### design/flow/run.sh
#!/bin/bash
# the make line also repeats each setting of config.mk as NAME=value (left out here)
make -C /OpenROAD-flow-scripts/flow DESIGN_CONFIG=/design/flow/config.mk WORK_HOME=/design/flow/orfs CLKGATE_MAP_FILE= finish
### design/flow/config.mk
export PLATFORM = sky130hd
export DESIGN_NAME = mips_core
export DESIGN_NICKNAME = mips_core
export VERILOG_FILES = /design/flow/design.v
export SDC_FILE = /design/flow/constraint.sdc
export NUM_CORES = 4
export LEC_CHECK = 0
export CAP_MARGIN = 20
export CELL_PAD_IN_SITES_DETAIL_PLACEMENT = 0
export CORE_MARGIN = 5
export CORE_UTILIZATION = 56
export GPL_ROUTABILITY_DRIVEN = 1
export HOLD_SLACK_MARGIN = -0.04
export MIN_ROUTING_LAYER = met1
export SETUP_SLACK_MARGIN = -0.17
export SLEW_MARGIN = 25
### design/flow/constraint.sdc
create_clock -name core_clock -period 7.03 [get_ports {clk}]
set_input_delay 1.4060 -clock core_clock [delete_from_list [all_inputs] [get_ports {clk}]]
set_output_delay 1.4060 -clock core_clock [all_outputs]
set_load 0.01 [all_outputs]
### design/flow/design.v
module ALU (result, read_data_1, read_data_2, shmat, opcode, functioncode);
	input [31:0] read_data_1;
	input [31:0] read_data_2;
	input [4:0] shmat;
	input [5:0] opcode;
	input [5:0] functioncode;
	output reg [31:0] result;
	always @(*)
		begin
		result = 32'b0;
		if(opcode==6'b001000)						 
			result=read_data_1+read_data_2;
		else if(opcode==6'b001001)					 
			result=read_data_1+read_data_2;
		else if(opcode==6'b001100)					 
			result=read_data_1&read_data_2;
		else if(opcode==6'b001101)					 
			result=read_data_1|read_data_2;
		else if(opcode==6'b001010)					 
			result=($signed(read_data_1)<$signed(read_data_2)) ? 32'b1 : 32'b0;
		else if(opcode==6'b001011)					 
			result=(read_data_1<read_data_2) ? 32'b1 : 32'b0;
		else if(opcode==6'b100100 |opcode==6'b100101 |opcode==6'b110000 | opcode==6'b100011  
		| opcode==6'b101000 | opcode==6'b111000 | opcode==6'b101001 | opcode==6'b101011)	 
			result=read_data_1+read_data_2;
		else if(opcode==6'b000000)					 
			begin
			if(functioncode==6'b100000)  
				result=read_data_1+read_data_2;
			else if(functioncode==6'b100001)  
				result=read_data_1+read_data_2;
			else if(functioncode==6'b100100)  
				result=read_data_1 & read_data_2;
			else if(functioncode==6'b100101)  
				result=read_data_1 | read_data_2;
			else if(functioncode==6'b100111)  
				result=~(read_data_1 | read_data_2);
			else if(functioncode==6'b000000)  
				result=read_data_2 << shmat;
			else if(functioncode==6'b101010)  
				result=($signed(read_data_1)<$signed(read_data_2)) ? 32'b1 : 32'b0;
			else if(functioncode==6'b101011)	 
				result=(read_data_1<read_data_2) ? 32'b1 : 32'b0;
			else if(functioncode==6'b000011)	 
				result= $signed(read_data_2) >>> shmat;
			else if(functioncode==6'b000010)  
				result= read_data_2 >> shmat;
			else if(functioncode==6'b100010)  
				result=read_data_1-read_data_2;
			else if(functioncode==6'b100011)  
				result= read_data_1-read_data_2;
			end
		end
endmodule
module mips_registers ( read_data_1, read_data_2, write_data, read_reg_1, read_reg_2, write_reg, signal_reg_write, clk );
	output [31:0] read_data_1, read_data_2;
	input [31:0] write_data;
	input [4:0] read_reg_1, read_reg_2, write_reg;
	input signal_reg_write, clk;
	reg [31:0] registers [31:1];
	always @(posedge clk)
		if (signal_reg_write && write_reg != 5'd0)
			registers[write_reg] <= write_data;
	assign read_data_1 = (read_reg_1 == 5'd0) ? 32'b0 : registers[read_reg_1];
	assign read_data_2 = (read_reg_2 == 5'd0) ? 32'b0 : registers[read_reg_2];
endmodule
module mips_core (
	input         clk,
	input         rst,
	output [31:0] imem_addr,
	input  [31:0] imem_rdata,
	output [31:0] dmem_addr,
	output [31:0] dmem_wdata,
	output [3:0]  dmem_wmask,
	output        dmem_we,
	input  [31:0] dmem_rdata,
	output        wb_en,
	output [4:0]  wb_reg,
	output [31:0] wb_data
);
reg [31:0] PC;
wire [31:0] instruction = imem_rdata;
wire [31:0] read_data_1;
wire [31:0] read_data_2;
wire [31:0] ALU_result;
reg [31:0] ALU_mux;
reg [4:0] REG_dst_mux;
reg [31:0] REG_write_mux;
reg [31:0] MEM_result;
reg write_reg_signal;
reg write_mem_signal;
reg [3:0] mem_mask;
reg [31:0] next_PC;
wire [5:0] opcode = instruction[31:26];
wire [4:0] rs = instruction[25:21];
wire [4:0] rt = instruction[20:16];
wire [4:0] rd = instruction[15:11];
wire [4:0] shmat = instruction[10:6];
wire [5:0] functioncode = instruction[5:0];
wire [15:0] imm = instruction[15:0];
wire [25:0] adress = instruction[25:0];
wire [31:0] PC_plus4 = PC + 32'd4;
wire [31:0] branchadress = {{14{imm[15]}}, imm, 2'b00};
wire [31:0] jumpadress = {PC[31:28], adress, 2'b00};
mips_registers regblock(read_data_1, read_data_2, REG_write_mux, rs, rt, REG_dst_mux, write_reg_signal, clk);
ALU ALUblock(ALU_result, read_data_1, ALU_mux, shmat, opcode, functioncode);
always @(*)
begin
	REG_dst_mux = rt;
	write_reg_signal = 1'b1;
	write_mem_signal = 1'b0;
	mem_mask = 4'b1111;
	ALU_mux = read_data_2;
	REG_write_mux = ALU_result;
	next_PC = PC_plus4;
	if (opcode==6'b100100)           
		MEM_result = {24'b0, dmem_rdata[7:0]};
	else if (opcode==6'b100101)      
		MEM_result = {16'b0, dmem_rdata[15:0]};
	else                             
		MEM_result = dmem_rdata;
	if (opcode==6'b000000)           
		begin
		REG_dst_mux = rd;
		if (functioncode==6'b001000)   
			begin
			write_reg_signal = 1'b0;
			next_PC = read_data_1;
			end
		end
	else                             
		begin
		if (opcode==6'b000011)         
			REG_dst_mux = 5'b11111;
		if (opcode==6'b101000 | opcode==6'b101001 | opcode==6'b111000 | opcode==6'b101011)  
			begin
			write_mem_signal = 1'b1;
			write_reg_signal = 1'b0;
			if (opcode==6'b101000)       
				mem_mask = 4'b0001;
			else if (opcode==6'b101001)  
				mem_mask = 4'b0011;
			end
		else if (opcode==6'b000100 | opcode==6'b000101 | opcode==6'b000010)  
			write_reg_signal = 1'b0;
		if (opcode!=6'b001100 && opcode!=6'b001101)
			ALU_mux = {{16{imm[15]}}, imm};
		else
			ALU_mux = {16'b0, imm};
		if (opcode==6'b000011)         
			REG_write_mux = PC + 32'd8;
		else if (opcode==6'b100011 | opcode==6'b100100 | opcode==6'b100101 | opcode==6'b110000)  
			REG_write_mux = MEM_result;
		else if (opcode==6'b001111)    
			REG_write_mux = {imm, 16'b0};
		if (opcode==6'b000100 && read_data_1==read_data_2)        
			next_PC = PC_plus4 + branchadress;
		else if (opcode==6'b000101 && read_data_1!=read_data_2)   
			next_PC = PC_plus4 + branchadress;
		else if (opcode==6'b000010 | opcode==6'b000011)          
			next_PC = jumpadress;
		end
end
always @(posedge clk)
	if (rst)
		PC <= 32'b0;
	else
		PC <= next_PC;
assign imem_addr  = PC;
assign dmem_addr  = ALU_result;
assign dmem_wdata = read_data_2;
assign dmem_wmask = mem_mask;
assign dmem_we    = write_mem_signal;
assign wb_en      = write_reg_signal && (REG_dst_mux != 5'd0);
assign wb_reg     = REG_dst_mux;
assign wb_data    = REG_write_mux;
endmodule
==> run_results.csv, run 1 <==
group,metric,value,unit
clock_network,cts_buffers,99,
yosys,yosys-stat-cells,5338,
yosys,ys_sh_aoi,16.48,%
yosys,yosys.cell_count.top_type,"edfxtp_1",
yosys,synth-seq-area-share,47.93,%
run_status,stop_stage,"global routing (5_1_grt)",
clock_network,cts.sinks,1024,
yosys,fp_nets,5534,
yosys,ys_async_sr_fraction,0,%
clock_network,ctsLongestPathBuffers,3,
clock_network,cts_hold_buf,0,
yosys,topCellsByArea,"edfxtp_1, mux4_2, mux2i_1",
yosys,top_area_cell,"edfxtp_1",
yosys,synth.distinct_cells,113,
yosys,yosysChipArea,63480,um^2
yosys,dominantRegCellSynth,"edfxtp_1",
run_status,status,"stopped before the end",
place,hpwl,233500,um
yosys,ys.flops,1024,
die,core_area,112500,um^2
yosys,synth.top_cell.area_share,46.92,%
yosys,yosysWarningCount,3,
place,io_buffers,203,
yosys,synthMuxAreaShare,18.16,%
die,num_rows,123,
place,gp_congestion,1.101,
yosys,synth.comb.largest_family,"multiplexers",
yosys,ys_sh_xor,2.207,%
yosys,netlist_area,63480,um^2
yosys,ys_sh_adder,2.598,%
yosys,ys_sh_simple,8.544,%
die,die-height,346.7,um
yosys,syn_area_per_cell,11.89,um^2
die,io_pins,205,
yosys,ys_top_cells_by_count,"edfxtp_1, nor2_1, mux2i_1",
place,place_inst,7943,
yosys,synth-edff-count,992,
clock_network,cts_htree_levels,3,
clock_network,cts-root-buf,"clkbuf_16",
die,dieWidth,346.7,um
die,initCoreUtil,56.43,%
yosys,synth_cells,5338,
die,chip_area,120200,um^2
==> repair_timing <==
action                                  CTS
endpoints found under the setup margin   64
resized                                 557
buffers inserted                         80
gates cloned                              6
pin swaps                               114
==> stage by stage <==
stage	setup TNS (ns)	setup slack (ns)	power, uW	cell area (um^2)	util (%)
CTS	-49.29	-1.179	16740	83130	73.89
detailed placement	-446.40	-2.089	10990	77020	68.46
global placement	-412.12	-2.110	10950	77000	68.45
floorplan	-6.175	-0.6300	8879	64460	-
==> run 2, diff against run 1 <==
Settings changed: CELL_PAD_IN_SITES_DETAIL_PLACEMENT 0 to not set, CORE_MARGIN 5 to 2, CORE_UTILIZATION 56 to 61, CTS_CLUSTER_DIAMETER set to 28, CTS_CLUSTER_SIZE set to 34, GPL_ROUTABILITY_DRIVEN 1 to not set, HOLD_SLACK_MARGIN -0.04 to not set, MIN_ROUTING_LAYER met1 to not set, PLACE_DENSITY set to 0.6, SETUP_SLACK_MARGIN -0.17 to 0.2, SLEW_MARGIN 25 to 20, TNS_END_PERCENT set to 50.
Clock period 7.03 ns to 6.56 ns, I/O delays scaled along.
==> run 2 against run 1 <==
Net effect:
- area after synthesis stayed put
- the run again fails in global routing (5_1_grt)
- synthesized cell count stayed put
- die area is 11% lower
==> run_results.csv, run 2 <==
group,metric,value,unit
yosys,synth-edff-count,992,
die,io_pins,205,
yosys,dominantRegCellSynth,"edfxtp_1",
place,place_inst,7863,
yosys,synth_cells,5338,
place,hpwl,240000,um
place,io_buffers,203,
yosys,topCellsByArea,"edfxtp_1, mux4_2, mux2i_1",
yosys,ys_top_cells_by_count,"edfxtp_1, nor2_1, mux2i_1",
die,core_area,103300,um^2
yosys,top_area_cell,"edfxtp_1",
yosys,ys_sh_simple,8.544,%
place,dp_slack,-2.698,ns
yosys,synth.top_cell.area_share,46.92,%
clock_network,cts_htree_levels,4,
yosys,ys.flops,1024,
yosys,netlist_area,63480,um^2
die,die-height,326.6,um
yosys,synth.comb.largest_family,"multiplexers",
clock_network,cts_buffers,181,
clock_network,ctsLongestPathBuffers,3,
yosys,fp_nets,5534,
die,chip_area,106700,um^2
yosys,syn_area_per_cell,11.89,um^2
die,initCoreUtil,61.43,%
yosys,yosys-stat-cells,5338,
yosys,ys_sh_adder,2.598,%
yosys,synthMuxAreaShare,18.16,%
yosys,ys_sh_xor,2.207,%
yosys,yosysChipArea,63480,um^2
die,dieWidth,326.6,um
yosys,yosysWarningCount,3,
global_routing,grt_overflow_total,3866,
run_status,error,"[ERROR GRT-0116] Global routing finished with congestion. Check the congestion regions in the DRC Viewer.",
yosys,ys_sh_aoi,16.48,%
yosys,synth.distinct_cells,113,
global_routing,grt_usage,98.44,%
clock_network,cts_hold_buf,0,
yosys,yosys.cell_count.top_type,"edfxtp_1",
yosys,ys_async_sr_fraction,0,%
run_status,stop_stage,"global routing (5_1_grt)",
yosys,synth-seq-area-share,47.93,%
place,place_area,77620,um^2
die,num_rows,118,
run_status,status,"stopped before the end",
place,gp_congestion,1.174,
clock_network,cts-root-buf,"clkbuf_16",
clock_network,cts.sinks,1024,
[run 2: timing repair]
item                       4_1_cts
setup buffers                  192
cloned                          13
setup endpoints to repair      950
pin swaps                      232
gates resized                  963
[run 2: metrics by stage]
stage / utilization (%) / total power [uW]
after global placement: 75.11 / 11710
after CTS: 86.48 / 22750
after detailed placement: 75.11 / 11820
after floorplan: - / 9548
[run 2: layer usage]
layer | track usage [%] | overflow
met1 | 96.14 | 455
met2 | 105.6 | 1800
met3 | 92.37 | 466
met4 | 101.9 | 1068
met5 | 82.79 | 77
==> run 3, diff against run 2 <==
Settings changed: ABC_AREA set to 1, CAP_MARGIN 20 to 15, CELL_PAD_IN_SITES_DETAIL_PLACEMENT set to 2, CORE_ASPECT_RATIO set to 0.63, CORE_MARGIN 2 to 5, CORE_UTILIZATION 61 to 26, CTS_CLUSTER_DIAMETER 28 to 115, CTS_CLUSTER_SIZE 34 to not set, GPL_ROUTABILITY_DRIVEN set to 1, HOLD_SLACK_MARGIN set to 0.09, MIN_ROUTING_LAYER set to met1, PLACE_DENSITY 0.6 to not set, SETUP_SLACK_MARGIN 0.2 to 2.55, SLEW_MARGIN 20 to 25, TNS_END_PERCENT 50 to not set.
Clock period 6.56 ns to 11.0 ns, I/O delays scaled along.
==> run 3 against run 2 <==
Net effect:
- the run again fails in global routing (5_1_grt)
- area after synthesis grew 4.8%
- die area grew 150%
- synthesized cell count grew 64%
==> run_results.csv, run 3 <==
group,metric,value,unit
run_status,status,"stopped before the end",
run_status,stop_stage,"global routing (5_1_grt)",
yosys,synth.top_cell.area_share,44.79,%
place,io_buffers,203,
place,dp_slack,-0.1207,ns
yosys,ys_sh_xor,1.488,%
yosys,netlist_area,66510,um^2
die,die-height,411.5,um
yosys,synth.comb.largest_family,"simple AND/OR/NAND/NOR gates",
die,initCoreUtil,26.11,%
yosys,synth_cells,8761,
yosys,synth-edff-count,992,
yosys,ys_sh_simple,26.87,%
yosys,dominantRegCellSynth,"edfxtp_1",
die,core_area,254700,um^2
clock_network,cts_buffers,100,
yosys,ys_top_cells_by_count,"nand2_1, nor2_1, edfxtp_1",
die,chip_area,266300,um^2
clock_network,cts-root-buf,"clkbuf_16",
clock_network,cts_hold_buf,0,
yosys,yosys-stat-cells,8761,
die,dieWidth,647.2,um
yosys,fp_nets,8957,
die,num_rows,147,
yosys,syn_area_per_cell,7.592,um^2
yosys,ys.flops,1024,
yosys,ys_async_sr_fraction,0,%
place,place_area,74110,um^2
yosys,topCellsByArea,"edfxtp_1, nand2_1, o21ai_0",
place,place_inst,12230,
place,gp_congestion,1.132,
yosys,ys_sh_adder,2.479,%
yosys,synth.distinct_cells,63,
yosys,synthMuxAreaShare,0.04515,%
place,hpwl,310300,um
clock_network,ctsLongestPathBuffers,3,
clock_network,cts.sinks,1024,
yosys,synth-seq-area-share,45.75,%
yosys,yosysWarningCount,3,
yosys,yosysChipArea,66510,um^2
yosys,yosys.cell_count.top_type,"nand2_1",
yosys,ys_sh_aoi,15.42,%
die,io_pins,205,
clock_network,cts_htree_levels,3,
yosys,top_area_cell,"edfxtp_1",
-- run 3: per-stage QoR --
step / setup TNS (ns) / utilization [%]
after floorplan: 0 / -
after detailed placement: -0.3100 / 29.09
after global placement: 0 / 29.07
after CTS: 0 / 32.07
-- run 3: what timing repair did --
action                                  4_1_cts
gates resized                               654
buffers inserted                            109
endpoints found under the setup margin       96
pin swaps                                   106
cloned                                       43
==> run 4, diff against run 3 <==
Settings changed: CORE_ASPECT_RATIO 0.63 to 1.32, CORE_UTILIZATION 26 to 59, GPL_TIMING_DRIVEN set to 0, HOLD_SLACK_MARGIN 0.09 to not set, MIN_ROUTING_LAYER met1 to met2.
==> run 4 against run 3 <==
Net effect:
- the run fails in detailed placement (3_5_place_dp)
- die area fell by 55%
- area after synthesis did not move
- synthesized cell count did not move
==> run_results.csv, run 4 <==
group,metric,value,unit
run_status,status,"stopped before the end",
run_status,stop_stage,"detailed placement (3_5_place_dp)",
run_status,error,"[ERROR DPL-0033] detailed placement checks failed during check placement.",
yosys,topCellsByArea,"edfxtp_1, nand2_1, o21ai_0",
yosys,netlist_area,66510,um^2
yosys,ys_sh_xor,1.488,%
yosys,top_area_cell,"edfxtp_1",
yosys,fp_nets,8957,
die,chip_area,119600,um^2
yosys,synth-seq-area-share,45.75,%
yosys,synth_cells,8761,
yosys,syn_area_per_cell,7.592,um^2
place,gp_congestion,1.653,
yosys,yosys-stat-cells,8761,
yosys,synth.top_cell.area_share,44.79,%
place,io_buffers,197,
yosys,synth.comb.largest_family,"simple AND/OR/NAND/NOR gates",
yosys,synthMuxAreaShare,0.04515,%
yosys,synth-edff-count,992,
die,dieWidth,302.2,um
die,core_area,112000,um^2
die,num_rows,141,
yosys,yosysWarningCount,3,
yosys,synth.distinct_cells,63,
yosys,ys_sh_adder,2.479,%
yosys,ys_sh_simple,26.87,%
yosys,dominantRegCellSynth,"edfxtp_1",
yosys,yosysChipArea,66510,um^2
yosys,yosys.cell_count.top_type,"nand2_1",
yosys,ys_top_cells_by_count,"nand2_1, nor2_1, edfxtp_1",
die,initCoreUtil,59.37,%
yosys,ys_async_sr_fraction,0,%
die,io_pins,205,
yosys,ys.flops,1024,
yosys,ys_sh_aoi,15.42,%
die,die-height,395.8,um
[run 4: metrics by stage]
step | worst slack, ns | hold slack (ns) | total power, uW | instances | setup TNS [ns]
floorplan | 2.490 | 0.5206 | 5727 | 8761 | 0
global placement | -2.542 | 0.5681 | 6846 | 10460 | -80.57
==> run 5, diff against run 4 <==
Settings changed: ABC_AREA 1 to not set, CAP_MARGIN 15 to 20, CELL_PAD_IN_SITES_DETAIL_PLACEMENT 2 to not set, CORE_ASPECT_RATIO 1.32 to not set, CORE_MARGIN 5 to 2, CORE_UTILIZATION 59 to 23, CTS_CLUSTER_DIAMETER 115 to not set, GPL_ROUTABILITY_DRIVEN 1 to not set, GPL_TIMING_DRIVEN 0 to not set, MIN_ROUTING_LAYER met2 to not set, PLACE_DENSITY set to 0.6, SETUP_SLACK_MARGIN 2.55 to 0.2, SLEW_MARGIN 25 to 20.
Clock period 11.0 ns to 16.9 ns, I/O delays scaled along.
==> run 5 against run 4 <==
Net effect:
- the run now finishes clean
- synthesized cell count is 39% lower
- die area is 130% higher
- area after synthesis is 4.6% lower
==> run_results.csv, run 5 <==
group,metric,value,unit
run_status,status,"complete, no violations",
yosys,synthMuxAreaShare,18.16,%
place,place_area,70690,um^2
min_path,min_to,"PC[28]",
detailed_routing,finalWirelength,316900,um
yosys,synth.top_cell.area_share,46.92,%
detailed_routing,drc_errors,0,
pwr,peakVddDrop,0.09483,mV
yosys,ys_sh_xor,2.207,%
sta,rsz0062_at_grt,"false",
clock_network,cts_buffers,102,
setup_path,arrival,12.21,ns
pwr,leakage,0.02565,uW
setup_path,path_max_fanout,17,
place,io_buffers,203,
setup_path,rrSetupSlack,9.20,ns
pwr,clkPwrFrac,36.0,%
sta,finalHoldViolCount,0,
pwr,clock_power,2420,uW
global_routing,grt_usage,21.68,%
setup_path,crit_type,"input port to primary output",
clock_network,cts-root-buf,"clkbuf_16",
setup_path,cp_common_cell,"a21oi_1",
sta,max_slew_margin,9.579,%
pwr,comb_power_share,21.3,%
clock_network,cts_htree_levels,3,
setup_path,cpPeakStageDelay,1.01,ns
cells_and_area,synthToLayoutAreaGrowth,16.98,%
global_routing,grt_pass1_vias,51130,
pwr,p_switching,2052,uW
yosys,syn_area_per_cell,11.89,um^2
yosys,topCellsByArea,"edfxtp_1, mux4_2, mux2i_1",
yosys,yosys-stat-cells,5338,
global_routing,grt_antenna_before_repair,30,
setup_path,slowest_stage,"o41ai_1",
pwr,pg_comb,1430,uW
pwr,maxPowerGroup,"registers",
run,warning_count,95,
die,chip_area,280200,um^2
global_routing,grt_overflow_total,0,
yosys,ys.flops,1024,
setup_path,crit_family,"AND-OR/OR-AND gates",
sta,setup_viol,0,
setup_path,startpoint,"imem_rdata[28]",
clock_network,cts_setup_buffers,0,
yosys,synth.distinct_cells,113,
clock_network,ctsResizeCount,0,
setup_path,crit_path_start_kind,"input port",
yosys,ys_sh_simple,8.544,%
clock_network,clk_pin_slew,0.06,ns
yosys,fp_nets,5534,
pwr,p_sw_share,30.60,%
cells_and_area,finalNetCount,5691,
setup_path,crit_end,"wb_data[17]",
setup_path,cp_num_buf_inv,3,
yosys,ys_async_sr_fraction,0,%
yosys,top_area_cell,"edfxtp_1",
die,io_pins,205,
cells_and_area,final_area,74260,um^2
sta,period_needed,15.59,ns
die,dieWidth,529.4,um
detailed_routing,first_pass_iters,9,
yosys,ys_top_cells_by_count,"edfxtp_1, nor2_1, mux2i_1",
clock_network,cts_hold_buf,0,
place,gp_congestion,1.120,
die,num_rows,192,
setup_path,r2r_cells,21,
yosys,ys_sh_aoi,16.48,%
sta,fmax,64.16,MHz
yosys,dominantRegCellSynth,"edfxtp_1",
sta,finalSetupTns,0,ns
run,cap_violations,0,
setup_path,crit_chain,"clkdlybuf4s50_1 -> nor3_1 -> and2_2 -> nand2_1 -> a211oi_1 -> a21oi_2 -> inv_1 -> ha_1 -> a21o_1 -> a21oi_1 -> o21a_1 -> o221a_2 -> o21ba_2 -> o41ai_1 -> a21oi_1 -> o21bai_1 -> xnor2_1 -> a21oi_1 -> a21o_1 -> o21a_1 -> clkdlybuf4s50_1",
yosys,yosysChipArea,63480,um^2
yosys,yosys.cell_count.top_type,"edfxtp_1",
setup_path,end_kind,"primary output",
pwr,power.density,90.30,nW/um^2
clock_network,ctsLongestPathBuffers,3,
yosys,synth-seq-area-share,47.93,%
yosys,synth-edff-count,992,
cells_and_area,n_fill_cell,28270,
die,core_area,274100,um^2
yosys,synth.comb.largest_family,"multiplexers",
yosys,yosysWarningCount,3,
clock_network,cts_tree,"done",
detailed_routing,wl_per_cell,34.17,um
min_path,hold_path.class,"register to register",
sta,tightest_slew,1.348,ns
pwr,p_int,4654,uW
pwr,seqPwrFrac,42.7,%
setup_path,cp.required,13.52,ns
clock_network,clock_latency,0.79,ns
pwr,total_power,6706,uW
detailed_routing,postRouteAntennaNets,0,
setup_path,worstReg2RegEnd,"regblock.registers[27][31]",
sta,clock_skew,0.1016,ns
detailed_routing,route.vias.total,54590,
yosys,ys_sh_adder,2.598,%
place,hpwl,218800,um
die,initCoreUtil,23.16,%
setup_path,cp.depth,21,
setup_path,r2r_start,"regblock.registers[24][14]",
detailed_routing,drtIter0Drc,9714,
sta,min_period_over_period,92.22,%
detailed_routing,viasPerCell,5.885,
global_routing,grt_pass1_wl,426500,um
pwr,seq_cell_power,2860,uW
min_path,min_path_cells,2,
clock_network,cts.sinks,1024,
die,die-height,529.4,um
global_routing,grt_max_degree,104,
yosys,netlist_area,63480,um^2
yosys,synth_cells,5338,
min_path,min_from,"PC[28]",
sta,drv_slew,0,
[run 5: layout make-up]
cell class              count  area (um^2)  share of cell area, %
clock buffers             121         2624                  3.533
flip-flops and latches   1024        30430                  40.97
multi-input cells        3759        31040                  41.79
repair buffers            465         4086                  5.503
well taps                3686         4612                  6.210
clock inverters            66        909.6                  1.225
inverters                 143        536.8                 0.7228
diodes                     11        27.53                0.03707
[run 5: routing by layer]
metal | vias to the layer above | part of all wire (%) | global-route usage [%]
li1 | 21480 | - | -
met5 | - | 0.055 | 0
met2 | 4497 | 42 | 31.28
met3 | 863 | 15 | 7.663
met4 | 26 | 6.2 | 11.30
met1 | 27720 | 37 | 28.29
[run 5: stage by stage]
stage | util, % | worst slack [ns] | hold slack, ns | instances
global route | 27.08 | 1.249 | 0.6302 | 9264
CTS | 27.08 | 1.682 | 0.5902 | 9263
detailed placement | 25.79 | 1.759 | 0.5809 | 9076
floorplan | - | 3.602 | 0.5046 | 5338
finish | 27.09 | 1.315 | 0.5940 | 9275
global placement | 25.76 | 1.776 | 0.5724 | 9071
==> run 6, diff against run 5 <==
Settings changed: CORE_ASPECT_RATIO set to 1.26, CORE_UTILIZATION 23 to 64, CTS_CLUSTER_DIAMETER set to 139, GPL_TIMING_DRIVEN set to 0, HOLD_SLACK_MARGIN set to 0.02, PLACE_DENSITY 0.6 to 0.82, SETUP_SLACK_MARGIN 0.2 to not set, SLEW_MARGIN 20 to 35, TNS_END_PERCENT set to 75.
Clock period 16.9 ns to 16.6 ns, I/O delays scaled along.
==> run 6 against run 5 <==
Net effect:
- the run now fails in global routing (5_1_grt)
- synthesized cell count is the same
- die area decreased by 64%
- area after synthesis stayed put
==> run_results.csv, run 6 <==
group,metric,value,unit
run_status,status,"stopped before the end",
run_status,stop_stage,"global routing (5_1_grt)",
run_status,error,"[ERROR GRT-0116] Global routing finished with congestion. Check the congestion regions in the DRC Viewer.",
die,dieWidth,284.6,um
yosys,yosysChipArea,63480,um^2
yosys,top_area_cell,"edfxtp_1",
yosys,ys_sh_xor,2.207,%
yosys,synth-seq-area-share,47.93,%
yosys,topCellsByArea,"edfxtp_1, mux4_2, mux2i_1",
place,io_buffers,194,
yosys,ys_sh_simple,8.544,%
yosys,dominantRegCellSynth,"edfxtp_1",
die,num_rows,129,
yosys,synth_cells,5338,
clock_network,ctsLongestPathBuffers,3,
yosys,netlist_area,63480,um^2
place,gp_congestion,1.270,
die,chip_area,101700,um^2
yosys,synth.top_cell.area_share,46.92,%
place,hpwl,282400,um
yosys,yosys-stat-cells,5338,
yosys,fp_nets,5534,
clock_network,cts-root-buf,"clkbuf_16",
yosys,synth.comb.largest_family,"multiplexers",
yosys,yosysWarningCount,3,
yosys,ys_sh_aoi,16.48,%
yosys,ys_top_cells_by_count,"edfxtp_1, nor2_1, mux2i_1",
clock_network,cts_buffers,93,
yosys,ys.flops,1024,
die,io_pins,205,
global_routing,grt_usage,92.94,%
yosys,synth-edff-count,992,
yosys,synthMuxAreaShare,18.16,%
place,place_inst,6985,
global_routing,grt_overflow_total,4062,
yosys,syn_area_per_cell,11.89,um^2
clock_network,cts.sinks,1024,
die,initCoreUtil,64.58,%
yosys,yosys.cell_count.top_type,"edfxtp_1",
place,dp_slack,-0.01594,ns
yosys,synth.distinct_cells,113,
yosys,ys_sh_adder,2.598,%
clock_network,cts_setup_buffers,0,
die,core_area,98300,um^2
yosys,ys_async_sr_fraction,0,%
die,die-height,357.5,um
clock_network,cts_htree_levels,3,
-- run 6: per-layer routing --
layer / global-route usage [%] / GRT overflow
met1: 87.94 / 196
met2: 108.4 / 2543
met3: 81.59 / 192
met4: 97.60 / 1102
met5: 60.65 / 29
-- run 6: through the flow --
step	instance area, um^2	power [uW]
after detailed placement	70890	4445
after global placement	67060	4333
after CTS	73930	6654
after floorplan	63480	3722
-- run 6: repair_timing --
item / CTS
cloned: 0
endpoints found under the setup margin: 2
hold buffers: 0
hold endpoints to repair: 0
gates resized: 1
==> run 7, diff against run 6 <==
Settings changed: ABC_AREA set to 1, CAP_MARGIN 20 to 0, CELL_PAD_IN_SITES_GLOBAL_PLACEMENT set to 0, CORE_ASPECT_RATIO 1.26 to 1.32, CORE_UTILIZATION 64 to 40, CTS_CLUSTER_DIAMETER 139 to 179, HOLD_SLACK_MARGIN 0.02 to not set, MAX_ROUTING_LAYER set to met4, MIN_ROUTING_LAYER set to met2, PLACE_DENSITY 0.82 to 0.6, SETUP_SLACK_MARGIN set to 0.2, SLEW_MARGIN 35 to 25, TNS_END_PERCENT 75 to 60.
Clock period 16.6 ns to 18.0 ns, I/O delays scaled along.
==> run 7 against run 6 <==
Net effect:
- the run again fails in global routing (5_1_grt)
- area after synthesis increased by 4.8%
- synthesized cell count increased by 64%
- die area increased by 67%
==> run_results.csv, run 7 <==
group,metric,value,unit
run_status,status,"stopped before the end",
place,gp_congestion,1.443,
clock_network,cts.sinks,1024,
yosys,yosysWarningCount,3,
clock_network,cts_setup_buffers,0,
yosys,synth.top_cell.area_share,44.79,%
yosys,synth.distinct_cells,63,
die,die-height,472.5,um
die,dieWidth,358.9,um
die,num_rows,171,
global_routing,grt_overflow_total,8322,
die,chip_area,169600,um^2
place,io_buffers,197,
clock_network,ctsResizeCount,0,
yosys,ys_top_cells_by_count,"nand2_1, nor2_1, edfxtp_1",
clock_network,cts_hold_buf,0,
yosys,top_area_cell,"edfxtp_1",
die,io_pins,205,
yosys,ys_sh_xor,1.488,%
yosys,ys.flops,1024,
die,core_area,164700,um^2
yosys,yosysChipArea,66510,um^2
run_status,error,"[ERROR GRT-0116] Global routing finished with congestion. Check the congestion regions in the DRC Viewer.",
yosys,synth.comb.largest_family,"simple AND/OR/NAND/NOR gates",
clock_network,cts-root-buf,"clkbuf_16",
yosys,ys_async_sr_fraction,0,%
yosys,syn_area_per_cell,7.592,um^2
yosys,ys_sh_simple,26.87,%
die,initCoreUtil,40.37,%
yosys,netlist_area,66510,um^2
clock_network,ctsLongestPathBuffers,3,
yosys,topCellsByArea,"edfxtp_1, nand2_1, o21ai_0",
yosys,dominantRegCellSynth,"edfxtp_1",
clock_network,cts_htree_levels,3,
yosys,yosys.cell_count.top_type,"nand2_1",
yosys,ys_sh_adder,2.479,%
yosys,synth_cells,8761,
yosys,synth-seq-area-share,45.75,%
place,hpwl,377100,um
yosys,fp_nets,8957,
yosys,ys_sh_aoi,15.42,%
yosys,yosys-stat-cells,8761,
yosys,synthMuxAreaShare,0.04515,%
global_routing,grt_usage,104.2,%
clock_network,cts_buffers,105,
yosys,synth-edff-count,992,
run_status,stop_stage,"global routing (5_1_grt)",
run 7: per-layer routing:
layer  overflow  track usage (%)
met1          -                -
met4        930            94.05
met5          -                -
met3       4885            111.8
met2       2507            103.0
run 7: per-stage QoR:
stage | area [um^2] | std cells | power, uW | TNS [ns] | setup slack, ns
after floorplan | 66510 | 8761 | 3497 | 0 | 6.081
after global placement | 71190 | 11120 | 4334 | -0.04031 | -0.04031
after detailed placement | 74480 | 11240 | 4383 | 0 | 0.8366
after CTS | 77970 | 11420 | 6633 | 0 | 0.8229
==> run 8, diff against run 7 <==
Settings changed: ABC_AREA 1 to not set, CAP_MARGIN 0 to 20, CELL_PAD_IN_SITES_DETAIL_PLACEMENT set to 2, CELL_PAD_IN_SITES_GLOBAL_PLACEMENT 0 to not set, CORE_ASPECT_RATIO 1.32 to not set, CORE_MARGIN 2 to 5, CORE_UTILIZATION 40 to 26, CTS_CLUSTER_DIAMETER 179 to not set, GPL_ROUTABILITY_DRIVEN set to 0, GPL_TIMING_DRIVEN 0 to not set, HOLD_SLACK_MARGIN set to -0.04, MAX_ROUTING_LAYER met4 to not set, MIN_ROUTING_LAYER met2 to met1, PLACE_DENSITY 0.6 to not set, PLACE_DENSITY_LB_ADDON set to 0.28, SETUP_SLACK_MARGIN 0.2 to 1.38, TNS_END_PERCENT 60 to not set.
Clock period 18.0 ns to 7.03 ns, I/O delays scaled along.
==> run 8 against run 7 <==
Net effect:
- the layout now fails its checks (capacitance limit, slew limit, setup timing)
- die area rose by 50%
- synthesized cell count fell by 39%
- area after synthesis fell by 4.6%
==> run_results.csv, run 8 <==
group,metric,value,unit
run_status,status,"complete, but fails checks",
run_status,so_faults,"capacitance limit, slew limit, setup timing",
min_path,min_from,"PC[0]",
detailed_routing,first_pass_iters,13,
clock_network,clock_latency,0.82,ns
yosys,ys_top_cells_by_count,"edfxtp_1, nor2_1, mux2i_1",
sta,finalHoldViolCount,0,
sta,max_slew_margin,-49.96,%
yosys,ys_async_sr_fraction,0,%
setup_path,crit_end,"wb_data[17]",
yosys,synth-edff-count,992,
die,io_pins,205,
pwr,clock_power,6040,uW
yosys,netlist_area,63480,um^2
pwr,maxPowerGroup,"registers",
place,hpwl,276200,um
setup_path,cpPeakStageDelay,1.72,ns
place,place_area,79940,um^2
setup_path,rrSetupSlack,0.09,ns
pwr,pg_comb,6150,uW
setup_path,crit_type,"input port to primary output",
global_routing,grt_pass1_wl,585900,um
sta,tightest_slew,2.229,ns
yosys,synth-seq-area-share,47.93,%
sta,fmax,105.3,MHz
setup_path,cp.required,5.62,ns
setup_path,startpoint,"imem_rdata[30]",
yosys,synth.distinct_cells,113,
min_path,min_to,"PC[0]",
yosys,yosysChipArea,63480,um^2
die,initCoreUtil,26.10,%
global_routing,grt_overflow_total,0,
yosys,dominantRegCellSynth,"edfxtp_1",
pwr,seqPwrFrac,36.1,%
clock_network,cts_htree_levels,3,
yosys,ys_sh_adder,2.598,%
cells_and_area,n_fill_cell,24850,
setup_path,slowest_stage,"nor4_1",
setup_path,crit_chain,"clkdlybuf4s50_1 -> nor3_4 -> and2_4 -> buf_4 -> buf_16 -> a21o_1 -> buf_4 -> buf_4 -> nand2_1 -> o32ai_2 -> a311oi_2 -> buf_4 -> buf_4 -> nor4_1 -> o22ai_4 -> o211ai_1 -> a21o_2 -> o21a_4 -> buf_6",
detailed_routing,drc_errors,0,
pwr,comb_power_share,32.2,%
pwr,peakVddDrop,0.2094,mV
yosys,synth.comb.largest_family,"multiplexers",
die,dieWidth,504.1,um
cells_and_area,final_area,90850,um^2
detailed_routing,viasPerCell,6.884,
global_routing,grt_antenna_before_repair,73,
sta,timing.final.ws_setup,-2.464,ns
cells_and_area,finalNetCount,7040,
yosys,ys_sh_aoi,16.48,%
yosys,ys.flops,1024,
sta,setup_viol,366,
yosys,yosysWarningCount,3,
run,warning_count,93,
pwr,seq_cell_power,6900,uW
setup_path,crit_family,"simple AND/OR/NAND/NOR gates",
yosys,yosys-stat-cells,5338,
detailed_routing,wl_per_cell,45.87,um
sta,period_needed,9.494,ns
min_path,min_path_cells,2,
detailed_routing,route.vias.total,70230,
pwr,clkPwrFrac,31.6,%
setup_path,arrival,8.09,ns
min_path,hold_path.class,"register to register",
sta,rsz0062_at_grt,"true",
pwr,p_int,12410,uW
clock_network,ctsLongestPathBuffers,3,
die,die-height,504.1,um
clock_network,cts_buffers,112,
die,num_rows,181,
cells_and_area,synthToLayoutAreaGrowth,43.11,%
global_routing,grt_pass1_vias,69730,
sta,clock_skew,0.1050,ns
detailed_routing,postRouteAntennaNets,0,
yosys,synth.top_cell.area_share,46.92,%
die,chip_area,254100,um^2
run,cap_violations,1,
yosys,synthMuxAreaShare,18.16,%
clock_network,cts-root-buf,"clkbuf_16",
global_routing,grt_usage,32.41,%
pwr,p_switching,6676,uW
die,core_area,243200,um^2
pwr,leakage,0.03420,uW
pwr,power.density,210.0,nW/um^2
detailed_routing,drtIter0Drc,11880,
sta,drv_slew,3,
setup_path,worstReg2RegEnd,"regblock.registers[25][6]",
clock_network,cts_tree,"done",
setup_path,cp.depth,19,
yosys,synth_cells,5338,
place,dp_slack,-2.346,ns
global_routing,grt_max_degree,57,
place,io_buffers,203,
yosys,ys_sh_xor,2.207,%
pwr,total_power,19080,uW
yosys,yosys.cell_count.top_type,"edfxtp_1",
setup_path,path_max_fanout,11,
setup_path,cp_num_buf_inv,8,
yosys,syn_area_per_cell,11.89,um^2
cells_and_area,final_util,37.35,%
setup_path,r2r_cells,27,
setup_path,end_kind,"primary output",
yosys,fp_nets,5534,
yosys,ys_sh_simple,8.544,%
detailed_routing,finalWirelength,468000,um
clock_network,cts_hold_buf,0,
setup_path,r2r_start,"regblock.registers[30][0]",
yosys,top_area_cell,"edfxtp_1",
clock_network,clk_pin_slew,0.07,ns
setup_path,crit_path_start_kind,"input port",
setup_path,cp_common_cell,"buf_4",
clock_network,cts.sinks,1024,
yosys,topCellsByArea,"edfxtp_1, mux4_2, mux2i_1",
pwr,p_sw_share,34.99,%
sta,min_period_over_period,135.0,%
## run 8: area by class of cell
cell class / count / area (um^2) / area share (%)
inverters: 143 / 550.5 / 0.6060
clock inverters: 64 / 619.3 / 0.6817
repair buffers: 1804 / 17290 / 19.03
multi-input cells: 3759 / 34860 / 38.37
clock buffers: 142 / 2937 / 3.232
diodes: 64 / 160.2 / 0.1763
flip-flops and latches: 1024 / 30430 / 33.49
well taps: 3202 / 4006 / 4.410
## run 8: what timing repair did
action	4_1_cts	5_1_grt
endpoints found under the setup margin	1110	1311
setup buffers	171	79
pin swaps	183	171
gates cloned	20	3
resized	894	269
## run 8: through the flow
stage / instances / TNS, ns / hold slack [ns]
2_1_floorplan: 5338 / -6.293 / 0.5046
5_1_grt: 10150 / -119.18 / 0.6899
3_3_place_gp: 9659 / -430.95 / 0.5537
4_1_cts: 10060 / -42.75 / 0.5870
3_5_place_dp: 9659 / -541.90 / 0.5789
6_report: 10200 / -155.63 / 0.6772
## run 8: layer usage
metal  share of wire (%)  track usage (%)  vias up  wire length, um
li1                    -                -    24290                -
met1                  32            36.47    35350           151600
met2                  41            47.10     7263           189600
met3                  15            14.42     3266            71850
met4                  11            26.72       66            53020
met5                0.41            1.164        -             1914
==> run 9, diff against run 8 <==
Settings changed: CAP_MARGIN 20 to 0, CELL_PAD_IN_SITES_DETAIL_PLACEMENT 2 to not set, CELL_PAD_IN_SITES_GLOBAL_PLACEMENT set to 0, CORE_ASPECT_RATIO set to 1.32, CORE_MARGIN 5 to 2, CORE_UTILIZATION 26 to 40, CTS_CLUSTER_DIAMETER set to 179, GPL_ROUTABILITY_DRIVEN 0 to not set, HOLD_SLACK_MARGIN -0.04 to 0.02, MAX_ROUTING_LAYER set to met4, MIN_ROUTING_LAYER met1 to met2, PLACE_DENSITY set to 0.6, PLACE_DENSITY_LB_ADDON 0.28 to not set, SETUP_SLACK_MARGIN 1.38 to 0.2, SLEW_MARGIN 25 to 20.
Clock period 7.03 ns to 6.52 ns, I/O delays scaled along.
==> run 9 against run 8 <==
Net effect:
- synthesized cell count unchanged
- area after synthesis unchanged
- die area down 36%
- the run now fails in global routing (5_1_grt)
==> run_results.csv, run 9 <==
group,metric,value,unit
run_status,status,"stopped before the end",
run_status,stop_stage,"global routing (5_1_grt)",
run_status,error,"[ERROR GRT-0116] Global routing finished with congestion. Check the congestion regions in the DRC Viewer.",
die,dieWidth,350.7,um
yosys,yosys.cell_count.top_type,"edfxtp_1",
yosys,ys.flops,1024,
yosys,ys_sh_aoi,16.48,%
clock_network,cts_buffers,98,
place,hpwl,292300,um
clock_network,cts.sinks,1024,
yosys,ys_sh_adder,2.598,%
yosys,synth-seq-area-share,47.93,%
yosys,dominantRegCellSynth,"edfxtp_1",
clock_network,ctsLongestPathBuffers,3,
yosys,yosys-stat-cells,5338,
yosys,synth_cells,5338,
yosys,yosysChipArea,63480,um^2
die,chip_area,161900,um^2
place,io_buffers,203,
yosys,syn_area_per_cell,11.89,um^2
global_routing,grt_usage,80.40,%
yosys,ys_sh_simple,8.544,%
yosys,yosysWarningCount,3,
yosys,top_area_cell,"edfxtp_1",
global_routing,grt_overflow_total,7,
yosys,synth.comb.largest_family,"multiplexers",
die,io_pins,205,
die,initCoreUtil,40.11,%
yosys,netlist_area,63480,um^2
die,die-height,461.7,um
yosys,synth-edff-count,992,
yosys,synth.top_cell.area_share,46.92,%
yosys,synthMuxAreaShare,18.16,%
yosys,ys_async_sr_fraction,0,%
yosys,fp_nets,5534,
place,gp_congestion,1.269,
clock_network,cts_htree_levels,3,
yosys,ys_top_cells_by_count,"edfxtp_1, nor2_1, mux2i_1",
yosys,synth.distinct_cells,113,
die,num_rows,168,
die,core_area,158300,um^2
yosys,ys_sh_xor,2.207,%
yosys,topCellsByArea,"edfxtp_1, mux4_2, mux2i_1",
clock_network,cts_hold_buf,0,
clock_network,cts-root-buf,"clkbuf_16",
[run 9: metal layers]
layer	GRT overflow	GRT usage [%]
met1	-	-
met3	7	84.09
met2	0	84.80
met5	-	-
met4	0	64.77
[run 9: metrics by stage]
step	area, um^2	util, %	hold slack (ns)	instances	setup slack (ns)
2_1_floorplan	64810	-	0.5046	5338	-0.9346
3_3_place_gp	80490	50.86	0.5203	8784	-2.985
3_5_place_dp	80500	50.86	0.5130	8784	-3.028
4_1_cts	88470	55.89	0.5224	9141	-1.659
[run 9: timing repair]
action | 4_1_cts
buffers inserted | 155
pin swaps | 181
resized | 803
cloned | 19
endpoints found under the setup margin | 1025
==> run 10, diff against run 9 <==
Settings changed: CAP_MARGIN 0 to 20, CELL_PAD_IN_SITES_GLOBAL_PLACEMENT 0 to not set, CORE_ASPECT_RATIO 1.32 to 0.93, CORE_UTILIZATION 40 to 72, CTS_CLUSTER_DIAMETER 179 to 396, CTS_CLUSTER_SIZE set to 100, HOLD_SLACK_MARGIN 0.02 to not set, MAX_ROUTING_LAYER met4 to not set, MIN_ROUTING_LAYER met2 to not set, SETUP_SLACK_MARGIN 0.2 to 1.52, TNS_END_PERCENT set to 15.
Clock period 6.52 ns to 11.2 ns, I/O delays scaled along.
==> run 10 against run 9 <==
Net effect:
- area after synthesis stayed put
- synthesized cell count stayed put
- the run again fails in global routing (5_1_grt)
- die area shrank 44%
==> run_results.csv, run 10 <==
group,metric,value,unit
yosys,synth.top_cell.area_share,46.92,%
yosys,fp_nets,5534,
yosys,yosys-stat-cells,5338,
die,io_pins,205,
place,hpwl,205700,um
yosys,ys_sh_simple,8.544,%
place,io_buffers,203,
yosys,top_area_cell,"edfxtp_1",
clock_network,cts_htree_levels,1,
yosys,synth-seq-area-share,47.93,%
yosys,yosys.cell_count.top_type,"edfxtp_1",
yosys,ys_sh_xor,2.207,%
yosys,ys_async_sr_fraction,0,%
yosys,topCellsByArea,"edfxtp_1, mux4_2, mux2i_1",
clock_network,cts-root-buf,"clkbuf_16",
clock_network,cts.sinks,1024,
yosys,synth_cells,5338,
yosys,yosysWarningCount,3,
global_routing,grt_overflow_total,53,
global_routing,grt_usage,81.52,%
yosys,netlist_area,63480,um^2
yosys,ys_sh_aoi,16.48,%
die,core_area,87760,um^2
yosys,synth-edff-count,992,
yosys,ys_sh_adder,2.598,%
clock_network,ctsLongestPathBuffers,3,
yosys,synthMuxAreaShare,18.16,%
yosys,syn_area_per_cell,11.89,um^2
run_status,error,"[ERROR GRT-0232] Routing congestion too high. Check the congestion heatmap in the GUI.",
place,gp_congestion,1.192,
yosys,synth.comb.largest_family,"multiplexers",
die,chip_area,90560,um^2
clock_network,cts_hold_buf,0,
yosys,ys_top_cells_by_count,"edfxtp_1, nor2_1, mux2i_1",
die,dieWidth,311.9,um
yosys,ys.flops,1024,
yosys,synth.distinct_cells,113,
run_status,stop_stage,"global routing (5_1_grt)",
clock_network,cts_buffers,14,
die,num_rows,105,
yosys,yosysChipArea,63480,um^2
place,place_area,68560,um^2
die,die-height,290.4,um
die,initCoreUtil,72.34,%
run_status,status,"stopped before the end",
yosys,dominantRegCellSynth,"edfxtp_1",
run 10: metrics by stage:
step / cells / hold WS, ns / setup WS [ns] / total power [uW]
floorplan: 5338 / 0.5046 / 1.104 / 5517
global placement: 6706 / 0.4846 / -0.1815 / 6325
CTS: 6845 / 0.5456 / 1.290 / 7744
detailed placement: 6707 / 0.5140 / -0.3276 / 6383
run 10: repair_timing:
item,in CTS
hold endpoints to repair,0
pin swaps,95
gates cloned,16
buffers inserted,102
resized,387
setup endpoints to repair,63
run 10: metal layers:
layer  track usage (%)  overflow
met5             46.14         0
met4             74.02        23
met3             72.47         6
met2             91.79        24
met1             84.96         0
==> run 11, diff against run 10 <==
Settings changed: CAP_MARGIN 20 to 0, CELL_PAD_IN_SITES_DETAIL_PLACEMENT set to 0, CORE_ASPECT_RATIO 0.93 to not set, CTS_CLUSTER_DIAMETER 396 to 363, CTS_CLUSTER_SIZE 100 to 75, GPL_ROUTABILITY_DRIVEN set to 1, HOLD_SLACK_MARGIN set to -0.07, MIN_ROUTING_LAYER set to met1, PLACE_DENSITY 0.6 to 0.35, SETUP_SLACK_MARGIN 1.52 to -0.07, SLEW_MARGIN 20 to 25, TNS_END_PERCENT 15 to not set.
Clock period 11.2 ns to 4.01 ns, I/O delays scaled along.
==> run 11 against run 10 <==
Net effect:
- the run fails in clock tree synthesis (4_1_cts)
- area after synthesis unchanged
- synthesized cell count unchanged
- die area about the same
==> run_results.csv, run 11 <==
group,metric,value,unit
run_status,status,"stopped before the end",
run_status,stop_stage,"clock tree synthesis (4_1_cts)",
run_status,error,"[ERROR DPL-0033] detailed placement checks failed during check placement.",
yosys,syn_area_per_cell,11.89,um^2
place,io_buffers,203,
yosys,synth-edff-count,992,
yosys,synthMuxAreaShare,18.16,%
die,core_area,87020,um^2
die,die-height,300.9,um
yosys,synth.comb.largest_family,"multiplexers",
place,gp_congestion,1.447,
yosys,synth-seq-area-share,47.93,%
yosys,synth.distinct_cells,113,
yosys,ys_top_cells_by_count,"edfxtp_1, nor2_1, mux2i_1",
place,place_area,78910,um^2
die,chip_area,90560,um^2
yosys,yosysChipArea,63480,um^2
yosys,ys_async_sr_fraction,0,%
place,hpwl,229400,um
yosys,yosysWarningCount,3,
die,dieWidth,300.9,um
yosys,yosys-stat-cells,5338,
yosys,ys_sh_aoi,16.48,%
yosys,synth.top_cell.area_share,46.92,%
die,io_pins,205,
yosys,dominantRegCellSynth,"edfxtp_1",
yosys,netlist_area,63480,um^2
die,initCoreUtil,72.95,%
die,num_rows,108,
yosys,fp_nets,5534,
yosys,ys_sh_adder,2.598,%
yosys,ys_sh_xor,2.207,%
yosys,synth_cells,5338,
yosys,ys_sh_simple,8.544,%
yosys,top_area_cell,"edfxtp_1",
yosys,topCellsByArea,"edfxtp_1, mux4_2, mux2i_1",
yosys,yosys.cell_count.top_type,"edfxtp_1",
yosys,ys.flops,1024,
-- run 11: stage by stage --
| stage | total power [uW] | util (%) | worst slack [ns] | cells |
|---|---|---|---|---|
| floorplan | 15560 | - | -2.442 | 5338 |
| global placement | 18900 | 90.66 | -3.597 | 7841 |
| detailed placement | 19190 | 90.67 | -3.830 | 7842 |
==> run 12, diff against run 11 <==
Settings changed: CAP_MARGIN 0 to 20, CELL_PAD_IN_SITES_DETAIL_PLACEMENT 0 to not set, CORE_UTILIZATION 72 to 55, CTS_CLUSTER_DIAMETER 363 to not set, CTS_CLUSTER_SIZE 75 to 99, GPL_ROUTABILITY_DRIVEN 1 to not set, HOLD_SLACK_MARGIN -0.07 to not set, MIN_ROUTING_LAYER met1 to not set, PLACE_DENSITY 0.35 to 0.6, SETUP_SLACK_MARGIN -0.07 to 0.2, SLEW_MARGIN 25 to 20.
Clock period 4.01 ns to 6.58 ns, I/O delays scaled along.
==> run 12 against run 11 <==
Net effect:
- the flow stops in global routing (5_1_grt)
- synthesized cell count did not move
- die area increased by 30%
- area after synthesis did not move
==> run_results.csv, run 12 <==
group,metric,value,unit
yosys,ys_sh_simple,8.544,%
yosys,synth.comb.largest_family,"multiplexers",
yosys,yosys.cell_count.top_type,"edfxtp_1",
yosys,synth-edff-count,992,
yosys,netlist_area,63480,um^2
global_routing,grt_usage,83.05,%
die,chip_area,118200,um^2
clock_network,cts.sinks,1024,
die,core_area,114300,um^2
yosys,dominantRegCellSynth,"edfxtp_1",
place,dp_slack,-2.373,ns
yosys,ys_top_cells_by_count,"edfxtp_1, nor2_1, mux2i_1",
yosys,topCellsByArea,"edfxtp_1, mux4_2, mux2i_1",
die,dieWidth,343.7,um
yosys,synthMuxAreaShare,18.16,%
yosys,synth_cells,5338,
yosys,yosysChipArea,63480,um^2
die,die-height,343.7,um
die,num_rows,124,
yosys,fp_nets,5534,
yosys,ys.flops,1024,
yosys,synth.top_cell.area_share,46.92,%
die,io_pins,205,
yosys,synth.distinct_cells,113,
yosys,ys_sh_xor,2.207,%
yosys,syn_area_per_cell,11.89,um^2
yosys,yosys-stat-cells,5338,
place,io_buffers,203,
yosys,ys_sh_aoi,16.48,%
run_status,error,"[ERROR GRT-0232] Routing congestion too high. Check the congestion heatmap in the GUI.",
yosys,top_area_cell,"edfxtp_1",
clock_network,cts_htree_levels,3,
yosys,ys_sh_adder,2.598,%
clock_network,cts_buffers,101,
yosys,synth-seq-area-share,47.93,%
run_status,status,"stopped before the end",
clock_network,cts-root-buf,"clkbuf_16",
place,place_area,78220,um^2
clock_network,cts_hold_buf,0,
clock_network,ctsLongestPathBuffers,3,
place,gp_congestion,1.102,
yosys,yosysWarningCount,3,
run_status,stop_stage,"global routing (5_1_grt)",
die,initCoreUtil,55.52,%
yosys,ys_async_sr_fraction,0,%
place,hpwl,242800,um
global_routing,grt_overflow_total,325,
-- run 12: repair_timing --
item                                    4_1_cts
pin swaps                                   246
cloned                                       17
buffers inserted                            162
resized                                     881
endpoints found under the setup margin      801
-- run 12: per-layer routing --
metal,global-route usage [%],GRT overflow
met5,52.32,2
met4,80.92,122
met3,73.38,30
met2,93.56,156
met1,83.94,15
-- run 12: through the flow --
| step | hold WS [ns] | instances | setup TNS, ns |
|---|---|---|---|
| after detailed placement | 0.5297 | 8056 | -705.75 |
| after CTS | 0.5395 | 8421 | -53.58 |
| after floorplan | 0.5046 | 5338 | -14.63 |
| after global placement | 0.5275 | 8056 | -655.17 |
==> run 13, diff against run 12 <==
Settings changed: CORE_UTILIZATION 55 to 61, CTS_CLUSTER_DIAMETER set to 29, CTS_CLUSTER_SIZE 99 to not set, SETUP_SLACK_MARGIN 0.2 to 1.59, TNS_END_PERCENT set to 50.
Clock period 6.58 ns to 6.56 ns, I/O delays scaled along.
==> run 13 against run 12 <==
Net effect:
- the run again fails in global routing (5_1_grt)
- area after synthesis stayed put
- die area is 9.7% lower
- synthesized cell count stayed put
==> run_results.csv, run 13 <==
group,metric,value,unit
yosys,fp_nets,5534,
die,num_rows,118,
yosys,syn_area_per_cell,11.89,um^2
yosys,yosys.cell_count.top_type,"edfxtp_1",
place,io_buffers,203,
yosys,ys_top_cells_by_count,"edfxtp_1, nor2_1, mux2i_1",
die,io_pins,205,
run_status,status,"stopped before the end",
place,hpwl,239900,um
yosys,ys_sh_xor,2.207,%
clock_network,cts-root-buf,"clkbuf_16",
yosys,yosysChipArea,63480,um^2
yosys,yosysWarningCount,3,
place,dp_slack,-2.940,ns
clock_network,cts_htree_levels,4,
yosys,ys_async_sr_fraction,0,%
yosys,topCellsByArea,"edfxtp_1, mux4_2, mux2i_1",
global_routing,grt_overflow_total,3000,
yosys,ys_sh_aoi,16.48,%
clock_network,cts_buffers,179,
die,die-height,326.6,um
die,chip_area,106700,um^2
yosys,synth_cells,5338,
yosys,dominantRegCellSynth,"edfxtp_1",
yosys,synth.top_cell.area_share,46.92,%
run_status,stop_stage,"global routing (5_1_grt)",
yosys,synthMuxAreaShare,18.16,%
clock_network,cts.sinks,1024,
die,initCoreUtil,61.43,%
yosys,top_area_cell,"edfxtp_1",
yosys,synth.comb.largest_family,"multiplexers",
global_routing,grt_usage,96.39,%
yosys,ys_sh_simple,8.544,%
clock_network,cts_hold_buf,0,
yosys,synth.distinct_cells,113,
die,core_area,103300,um^2
place,gp_congestion,1.199,
die,dieWidth,326.6,um
yosys,synth-seq-area-share,47.93,%
run_status,error,"[ERROR GRT-0116] Global routing finished with congestion. Check the congestion regions in the DRC Viewer.",
yosys,netlist_area,63480,um^2
yosys,synth-edff-count,992,
clock_network,ctsLongestPathBuffers,3,
yosys,yosys-stat-cells,5338,
yosys,ys_sh_adder,2.598,%
yosys,ys.flops,1024,
[run 13: metal layers]
metal,overflow,global-route usage (%)
met5,72,77.77
met4,792,98.09
met3,370,91.13
met2,1412,103.9
met1,354,94.27
[run 13: repair_timing]
item | CTS
setup endpoints to repair | 1152
pin swaps | 180
cloned | 6
buffers inserted | 119
gates resized | 750
hold endpoints to repair | 0
[run 13: through the flow]
step	cell area, um^2	hold WS [ns]	TNS, ns	cells
after CTS	87060	0.5254	-63.05	8341
after detailed placement	77570	0.5188	-1086.35	7885
after global placement	77570	0.5200	-989.79	7885
after floorplan	64640	0.5046	-18.58	5338
==> run 14, diff against run 13 <==
Settings changed: CORE_UTILIZATION 61 to 72, CTS_CLUSTER_DIAMETER 29 to 151, CTS_CLUSTER_SIZE set to 100, SETUP_SLACK_MARGIN 1.59 to 0.2, TNS_END_PERCENT 50 to not set.
Clock period 6.56 ns to 11.2 ns, I/O delays scaled along.
==> run 14 against run 13 <==
Net effect:
- the flow again stops in global routing (5_1_grt)
- die area down 15%
- area after synthesis unchanged
- synthesized cell count unchanged
==> run_results.csv, run 14 <==
group,metric,value,unit
global_routing,grt_overflow_total,17,
clock_network,cts-root-buf,"clkbuf_16",
die,io_pins,205,
yosys,ys_async_sr_fraction,0,%
yosys,syn_area_per_cell,11.89,um^2
yosys,ys.flops,1024,
yosys,synth.top_cell.area_share,46.92,%
clock_network,cts_htree_levels,1,
yosys,synth.distinct_cells,113,
yosys,synth_cells,5338,
yosys,ys_sh_adder,2.598,%
yosys,ys_sh_xor,2.207,%
yosys,yosysChipArea,63480,um^2
yosys,topCellsByArea,"edfxtp_1, mux4_2, mux2i_1",
yosys,netlist_area,63480,um^2
yosys,yosysWarningCount,3,
yosys,dominantRegCellSynth,"edfxtp_1",
die,dieWidth,300.9,um
run_status,stop_stage,"global routing (5_1_grt)",
die,die-height,300.9,um
yosys,fp_nets,5534,
global_routing,grt_usage,77.64,%
yosys,yosys.cell_count.top_type,"edfxtp_1",
yosys,ys_top_cells_by_count,"edfxtp_1, nor2_1, mux2i_1",
clock_network,cts_buffers,16,
clock_network,cts_hold_buf,0,
die,core_area,87020,um^2
yosys,yosys-stat-cells,5338,
yosys,synthMuxAreaShare,18.16,%
run_status,status,"stopped before the end",
place,io_buffers,203,
place,gp_congestion,1.243,
clock_network,ctsLongestPathBuffers,3,
yosys,synth-seq-area-share,47.93,%
die,num_rows,108,
yosys,ys_sh_aoi,16.48,%
clock_network,cts.sinks,1024,
place,hpwl,206000,um
die,chip_area,90560,um^2
run_status,error,"[ERROR GRT-0116] Global routing finished with congestion. Check the congestion regions in the DRC Viewer.",
yosys,top_area_cell,"edfxtp_1",
place,place_area,68870,um^2
yosys,ys_sh_simple,8.544,%
yosys,synth-edff-count,992,
die,initCoreUtil,72.95,%
yosys,synth.comb.largest_family,"multiplexers",
[run 14: per-stage QoR]
step / worst slack, ns / instances
floorplan: 0.7033 / 5338
global placement: -0.5974 / 6715
detailed placement: -0.6755 / 6716
CTS: 0.2072 / 6747
[run 14: what timing repair did]
| action | CTS |
|---|---|
| buffers inserted | 9 |
| resized | 34 |
| pin swaps | 3 |
| setup endpoints to repair | 28 |
[run 14: metal layers]
metal	global-route usage, %	overflow
met2	92.06	3
met5	39.42	0
met3	63.40	6
met4	75.18	8
met1	78.99	0
==> run 15, diff against run 14 <==
Settings changed: CAP_MARGIN 20 to 0, CORE_UTILIZATION 72 to 68, CTS_CLUSTER_DIAMETER 151 to not set, CTS_CLUSTER_SIZE 100 to not set, PLACE_DENSITY 0.6 to 0.39.
==> run 15 against run 14 <==
Net effect:
- the run again fails in global routing (5_1_grt)
- area after synthesis unchanged
- synthesized cell count unchanged
- die area increased by 5.8%
==> run_results.csv, run 15 <==
group,metric,value,unit
yosys,ys_sh_adder,2.598,%
yosys,dominantRegCellSynth,"edfxtp_1",
place,gp_congestion,1.156,
yosys,yosysWarningCount,3,
yosys,ys_sh_xor,2.207,%
clock_network,cts.sinks,1024,
yosys,syn_area_per_cell,11.89,um^2
yosys,yosysChipArea,63480,um^2
place,place_inst,6846,
yosys,yosys-stat-cells,5338,
run_status,error,"[ERROR GRT-0116] Global routing finished with congestion. Check the congestion regions in the DRC Viewer.",
clock_network,cts_htree_levels,3,
clock_network,ctsLongestPathBuffers,3,
clock_network,cts_buffers,96,
die,num_rows,112,
yosys,synth-seq-area-share,47.93,%
die,io_pins,205,
clock_network,cts-root-buf,"clkbuf_16",
yosys,topCellsByArea,"edfxtp_1, mux4_2, mux2i_1",
yosys,synth-edff-count,992,
run_status,stop_stage,"global routing (5_1_grt)",
yosys,synthMuxAreaShare,18.16,%
yosys,ys_sh_simple,8.544,%
yosys,ys_top_cells_by_count,"edfxtp_1, nor2_1, mux2i_1",
place,dp_slack,-1.069,ns
yosys,synth_cells,5338,
yosys,fp_nets,5534,
yosys,synth.top_cell.area_share,46.92,%
die,chip_area,95820,um^2
yosys,synth.distinct_cells,113,
global_routing,grt_overflow_total,301,
run_status,status,"stopped before the end",
yosys,yosys.cell_count.top_type,"edfxtp_1",
place,io_buffers,203,
place,hpwl,212400,um
yosys,ys_async_sr_fraction,0,%
yosys,top_area_cell,"edfxtp_1",
die,core_area,92910,um^2
die,dieWidth,309.5,um
yosys,netlist_area,63480,um^2
yosys,ys_sh_aoi,16.48,%
clock_network,cts_hold_buf,0,
place,place_area,69200,um^2
die,initCoreUtil,68.33,%
global_routing,grt_usage,83.16,%
yosys,ys.flops,1024,
yosys,synth.comb.largest_family,"multiplexers",
die,die-height,309.5,um
## run 15: metal layers
layer  GRT usage (%)  GRT overflow
met5           50.10             3
met4           82.61           141
met3           71.15            14
met2           94.20           134
met1           84.78             9
## run 15: stage by stage
| step | hold slack (ns) | TNS (ns) | util [%] |
|---|---|---|---|
| after floorplan | 0.5046 | 0 | - |
| after detailed placement | 0.5310 | -2.488 | 74.49 |
| after CTS | 0.5399 | 0 | 78.22 |
| after global placement | 0.5359 | -1.560 | 74.48 |
## run 15: timing repair
action / in CTS
gates resized: 59
pin swaps: 4
setup buffers: 1
setup endpoints to repair: 30
cloned: 1
==> run 16, diff against run 15 <==
Settings changed: CAP_MARGIN 0 to 20, CORE_UTILIZATION 68 to 57, CTS_CLUSTER_DIAMETER set to 29, MAX_ROUTING_LAYER set to met4, PLACE_DENSITY 0.39 to 0.6, TNS_END_PERCENT set to 50.
Clock period 11.2 ns to 6.56 ns, I/O delays scaled along.
==> run 16 against run 15 <==
Net effect:
- the run again fails in global routing (5_1_grt)
- area after synthesis unchanged
- synthesized cell count unchanged
- die area is 19% higher
==> run_results.csv, run 16 <==
group,metric,value,unit
clock_network,ctsLongestPathBuffers,3,
yosys,synth-edff-count,992,
yosys,ys_top_cells_by_count,"edfxtp_1, nor2_1, mux2i_1",
die,initCoreUtil,57.44,%
place,hpwl,235700,um
yosys,yosys.cell_count.top_type,"edfxtp_1",
yosys,topCellsByArea,"edfxtp_1, mux4_2, mux2i_1",
clock_network,cts_hold_buf,0,
yosys,ys_sh_simple,8.544,%
yosys,yosysWarningCount,3,
yosys,synthMuxAreaShare,18.16,%
die,die-height,337.7,um
yosys,syn_area_per_cell,11.89,um^2
yosys,top_area_cell,"edfxtp_1",
yosys,yosys-stat-cells,5338,
yosys,ys_sh_adder,2.598,%
yosys,synth-seq-area-share,47.93,%
run_status,status,"stopped before the end",
clock_network,cts-root-buf,"clkbuf_16",
yosys,dominantRegCellSynth,"edfxtp_1",
global_routing,grt_overflow_total,200,
die,num_rows,122,
die,io_pins,205,
die,core_area,110500,um^2
clock_network,cts.sinks,1024,
place,gp_congestion,1.198,
die,chip_area,114100,um^2
yosys,ys_sh_aoi,16.48,%
die,dieWidth,337.7,um
yosys,ys.flops,1024,
place,io_buffers,203,
clock_network,cts_htree_levels,4,
yosys,ys_async_sr_fraction,0,%
yosys,synth.top_cell.area_share,46.92,%
yosys,netlist_area,63480,um^2
place,place_area,78140,um^2
run_status,error,"[ERROR GRT-0116] Global routing finished with congestion. Check the congestion regions in the DRC Viewer.",
yosys,yosysChipArea,63480,um^2
yosys,synth_cells,5338,
clock_network,cts_buffers,185,
global_routing,grt_usage,82.33,%
yosys,synth.distinct_cells,113,
yosys,synth.comb.largest_family,"multiplexers",
yosys,fp_nets,5534,
run_status,stop_stage,"global routing (5_1_grt)",
place,dp_slack,-2.543,ns
yosys,ys_sh_xor,2.207,%
[run 16: timing repair]
item                                    in CTS
resized                                    894
pin swaps                                  201
endpoints found under the setup margin     897
gates cloned                                 7
setup buffers                              170
[run 16: per-stage QoR]
stage                     instances  util, %
after CTS                      8557    80.80
after floorplan                5338        -
after global placement         8034    70.69
after detailed placement       8036    70.71
[run 16: layer usage]
metal,GRT overflow,global-route usage [%]
met4,86,80.82
met2,107,93.17
met1,2,83.20
met3,5,67.69
met5,-,-
Power is estimated from default activity; no workload was simulated.
